==> flow/design.v <==
module adder_32b (a , b, cin, cout, sum);
  input [31:0] a, b;
  input cin;
  output cout;
  output [31:0] sum;
  assign {cout, sum} = a + b + cin;
endmodule
module alu (a, b, ctrl, y, zero);
  input signed [31:0] a, b;
  input [2:0] ctrl;
  output [31:0] y;
  output zero;
  assign y =  (ctrl == 3'b000) ? (a & b) :
              (ctrl == 3'b001) ? (a | b) : 
              (ctrl == 3'b010) ? (a + b) :
              (ctrl == 3'b110) ? (a - b) : ((a<b) ? 32'd1: 32'd0);
  assign zero = (y == 32'd0) ? 1'b1 : 1'b0;
endmodule
module alu_controller (alu_op, func, operation);
  input [1:0] alu_op;
  input [5:0] func;
  output [2:0] operation;
  reg [2:0] operation;
  always @(alu_op, func)
  begin
    operation = 3'b000;
    if (alu_op == 2'b00)         
      operation = 3'b010;
    else if (alu_op == 2'b01)    
      operation = 3'b110;
    else if (alu_op == 2'b10)
      begin
        case (func)
          6'b100000: operation = 3'b010;   
          6'b100011: operation = 3'b110;   
          6'b100100: operation = 3'b000;   
          6'b100101: operation = 3'b001;   
          6'b101010: operation = 3'b111;   
          default:   operation = 3'b000;
        endcase
      end
      else 
          operation = 3'b111;  
  end
endmodule
module controller 
( opcode, func, zero, reg_dst, mem_to_reg,
 reg_write, alu_src, mem_read, mem_write, pc_src,
  operation, jSel, wRsel, jalSel, pcSel
                  );
    input [5:0] opcode;
    input [5:0] func;
    input zero;
    output  reg_dst, mem_to_reg, reg_write, alu_src, 
            mem_read, mem_write, pc_src ,jSel,wRsel,jalSel,pcSel ;
    reg     reg_dst, mem_to_reg, reg_write, 
            alu_src, mem_read, mem_write, jSel,
            wRsel, jalSel, pcSel, temp; 
    output [2:0] operation;
    reg [1:0] alu_op;     
    reg branch;   
    alu_controller ALU_CTRL(alu_op, func, operation);
    always @(opcode)
    begin
      {reg_dst, alu_src, mem_to_reg, reg_write, mem_read, mem_write, branch, alu_op,jSel,wRsel,jalSel,pcSel} = 13'b0;
      case (opcode)
        6'b000000 : {reg_dst, reg_write, alu_op ,jSel,wRsel} = 6'b111011;   
        6'b100011 : {alu_src, mem_to_reg, reg_write, mem_read,jSel,wRsel} = 6'b111111; 
        6'b101011 : {alu_src, mem_write,jSel} = 3'b111;                                 
        6'b000100 : {branch, alu_op,jSel} = 4'b1011; 
        6'b001001: {reg_write, alu_src,jSel,wRsel} = 4'b1111; 
        6'b000010:  ; 
        6'b000011: {reg_write,jalSel} = 2'b11 ; 
        6'b000110: {jSel,pcSel} = 2'b11 ; 
        6'b001010: {reg_write,wRsel,alu_src,alu_op,jSel} = 6'b111111; 
      endcase
    end
    assign pc_src = branch & zero;
endmodule
module mux2to1_32b (i0, i1, sel, y);
  input [31:0] i0, i1;
  input sel;
  output [31:0] y;
  assign y = (sel==1'b1) ? i1 : i0;
endmodule
module mux2to1_5b (i0, i1, sel, y);
  input [4:0] i0, i1;
  input sel;
  output [4:0] y;
  assign y = (sel==1'b1) ? i1 : i0;
endmodule
module reg_32b (d_in, sclr, ld, clk, d_out);
  input [31:0] d_in;
  input sclr, ld, clk;
  output [31:0] d_out;
  reg [31:0] d_out;
  always @(posedge clk)
  begin
    if (sclr==1'b1)
      d_out <= 32'd0;
    else if (ld)
      d_out <= d_in;
  end
endmodule
module reg_file (wr_data, rd_reg1, rd_reg2, wr_reg, reg_write, rst, clk, rd_data1, rd_data2);
  input [31:0] wr_data;
  input [4:0] rd_reg1, rd_reg2, wr_reg;
  input reg_write, rst, clk;
  output [31:0] rd_data1, rd_data2;
  reg [31:0] register_file [0:31];
  integer i;
  assign rd_data1 = (rd_reg1 == 5'b0) ? 32'd0 : register_file[rd_reg1];
  assign rd_data2 = (rd_reg2 == 5'b0) ? 32'd0 : register_file[rd_reg2];
  always @(posedge clk)
    if (rst == 1'b1)
      for (i=0; i<32 ; i=i+1 )
        register_file[i] <= 32'd0;
    else if (reg_write == 1'b1)
      if(wr_reg != 5'd0)
        register_file[wr_reg] <= wr_data;
endmodule
module shl2 (d_in, d_out);
  input [31:0] d_in;
  output [31:0] d_out;
  assign d_out = d_in << 2;
endmodule
module shl2_26bit (d_in, d_out);
  input [25:0] d_in;
  output [27:0] d_out;
  assign d_out = {d_in  , 2'b0};
endmodule
module sign_ext (d_in, d_out);
  input [15:0] d_in;
  output [31:0] d_out;
  assign d_out = {{16{d_in[15]}}, d_in};
endmodule
module datapath ( clk, rst, inst_adr, inst, data_adr,
data_out, data_in ,regDst, mem_to_reg, alu_src,
 pc_src, alu_ctrl, reg_write,zero, jalSel, wRsel, jSel, pcSel
                 );
  input  clk, rst;
  input jalSel,wRsel,jSel,pcSel;
  output [31:0] inst_adr;
  input  [31:0] inst;
  output [31:0] data_adr;
  output [31:0] data_out;
  input  [31:0] data_in;
  input  regDst, mem_to_reg, alu_src, pc_src, reg_write;
  input  [2:0] alu_ctrl;
  output zero;
  wire [31:0] pc_out;
  wire cout_pc_adder;
  wire [31:0] pc_plus4;
  wire cout_pc_adder2;
  wire [31:0] read_data1, read_data2;
  wire [31:0] sgn_ext_out;
  wire [31:0] mux2_out;
  wire [31:0] alu_out;
  wire [31:0] adder2_out;
  wire [31:0] shl2_out;
  wire [31:0] mux3_out;
  wire [31:0] mux4_out;
  wire [4:0]  mux1_out;
  wire [4:0] mux5_out;
  wire [31:0] mux6_out;
  wire [31:0] mux7_out;
  wire [31:0] mux8_out;
  wire [27:0] outShl ;
  wire [31:0] jAdr ;
  reg_32b PC(mux8_out, rst, 1'b1, clk, pc_out);
  adder_32b ADDER_PC (pc_out , 32'd4, 1'b0, cout_pc_adder, pc_plus4);
  adder_32b ADDER2_PC(pc_plus4, shl2_out, 1'b0, cout_pc_adder2, adder2_out);
  mux2to1_32b MUX_6(pc_plus4, adder2_out, pc_src, mux3_out);
  shl2 SHL2(sgn_ext_out, shl2_out);
  mux2to1_32b MUX_7(mux3_out,read_data1, pcSel , mux7_out);
  shl2_26bit SHL2_26to28(inst[25:0], outShl);
  mux2to1_32b MUX_8(jAdr,mux7_out, jSel , mux8_out);
  mux2to1_5b MUX_1(inst[20:16], inst[15:11], regDst, mux1_out);
  mux2to1_5b MUX_2(mux1_out, 5'd31 , jalSel, mux5_out);
  mux2to1_32b MUX_3(pc_plus4, mux4_out, wRsel, mux6_out);
  reg_file  RF(mux6_out, inst[25:21], inst[20:16], mux5_out, reg_write, rst, clk, read_data1, read_data2);
  sign_ext SGN_EXT(inst[15:0], sgn_ext_out);
  mux2to1_32b MUX_5(read_data2, sgn_ext_out, alu_src, mux2_out);
  alu ALU(read_data1, mux2_out, alu_ctrl, alu_out, zero);
  mux2to1_32b MUX_4(alu_out, data_in, mem_to_reg, mux4_out);
  assign inst_adr = pc_out;
  assign data_adr = alu_out;
  assign data_out = read_data2;
  assign jAdr = {pc_plus4[31:28],outShl};
endmodule
module mips_single_cycle 
(rst, clk, inst_adr, inst, data_adr, data_in,
 data_out, mem_read, mem_write);
  input rst, clk;
  output [31:0] inst_adr;
  input  [31:0] inst;
  output [31:0] data_adr;
  input  [31:0] data_in;
  output [31:0] data_out;
  output mem_read, mem_write;
  wire reg_dst, mem_to_reg, alu_src,
   pc_src, reg_write, zero,jalSel,wRsel,jSel,pcSel;
  wire [2:0] alu_ctrl;
  datapath DP(  
    clk, rst, inst_adr, inst, data_adr,
    data_out, data_in ,reg_dst, mem_to_reg, alu_src, 
    pc_src, alu_ctrl, reg_write,
    zero, jalSel, wRsel, jSel, pcSel
            );
  controller CU(  
    inst[31:26], inst[5:0], zero, reg_dst,
     mem_to_reg, reg_write, alu_src,
      mem_read, mem_write, pc_src, alu_ctrl,
       jSel, wRsel, jalSel, pcSel
                );
endmodule
Settings: LEC_CHECK=0, ABC_AREA=0, CAP_MARGIN=20, CELL_PAD_IN_SITES_GLOBAL_PLACEMENT=0, CORE_ASPECT_RATIO=0.73, CORE_MARGIN=2, CORE_UTILIZATION=71, CTS_CLUSTER_DIAMETER=86, CTS_CLUSTER_SIZE=37, GPL_ROUTABILITY_DRIVEN=1, HOLD_SLACK_MARGIN=-0.09, MAX_ROUTING_LAYER=met4, PLACE_DENSITY_LB_ADDON=0.02, SETUP_SLACK_MARGIN=0.92, SLEW_MARGIN=10, TNS_END_PERCENT=5; clock period 5.99 ns.
run.sh (not shown) runs the stock make flow with config.mk's settings and CLKGATE_MAP_FILE=.
The starting point did not get past global routing (5_1_grt) with GRT-0232.
==> next run, changes <==
==> flow/config.mk (replaced) <==
export PLATFORM = sky130hd
export DESIGN_NAME = mips_single_cycle
export DESIGN_NICKNAME = mips_single_cycle
export VERILOG_FILES = /design/flow/design.v
export SDC_FILE = /design/flow/constraint.sdc
export NUM_CORES = 4
export LEC_CHECK = 0
export CAP_MARGIN = 20
export CORE_MARGIN = 2
export CORE_UTILIZATION = 66
export MAX_ROUTING_LAYER = met4
export SETUP_SLACK_MARGIN = -0.39
export SLEW_MARGIN = 20
The changed run stopped in global routing (5_1_grt); die area rises by 7.4%; area after synthesis is unchanged; synthesized cell count stays the same.
==> next run, changes <==
--- a/flow/config.mk
+++ b/flow/config.mk
@@ -10,4 +10,4 @@
 export CORE_UTILIZATION = 66
 export MAX_ROUTING_LAYER = met4
-export SETUP_SLACK_MARGIN = -0.39
+export SETUP_SLACK_MARGIN = 1.07
 export SLEW_MARGIN = 20
==> flow/constraint.sdc (replaced) <==
create_clock -name core_clock -period 7.32 [get_ports {clk}]
set_input_delay 1.4640 -clock core_clock [delete_from_list [all_inputs] [get_ports {clk}]]
set_output_delay 1.4640 -clock core_clock [all_outputs]
set_load 0.01 [all_outputs]
Outcome: The changed run never finished: it broke off in global routing (5_1_grt), error GRT-0232; area after synthesis stays the same; die size is unchanged; synthesized cell count is unchanged.
==> next run, changes <==
--- a/flow/config.mk
+++ b/flow/config.mk
@@ -8,6 +8,6 @@
 export CAP_MARGIN = 20
 export CORE_MARGIN = 2
-export CORE_UTILIZATION = 66
+export CORE_UTILIZATION = 61
 export MAX_ROUTING_LAYER = met4
-export SETUP_SLACK_MARGIN = 1.07
+export SETUP_SLACK_MARGIN = -0.43
 export SLEW_MARGIN = 20
==> flow/constraint.sdc (replaced) <==
create_clock -name core_clock -period 5.99 [get_ports {clk}]
set_input_delay 1.1980 -clock core_clock [delete_from_list [all_inputs] [get_ports {clk}]]
set_output_delay 1.1980 -clock core_clock [all_outputs]
set_load 0.01 [all_outputs]
With this change the flow finished but fails on negative setup slack.
Die size climbs by 8.1%.
Synthesized cell count stays the same.
Area after synthesis is unchanged.
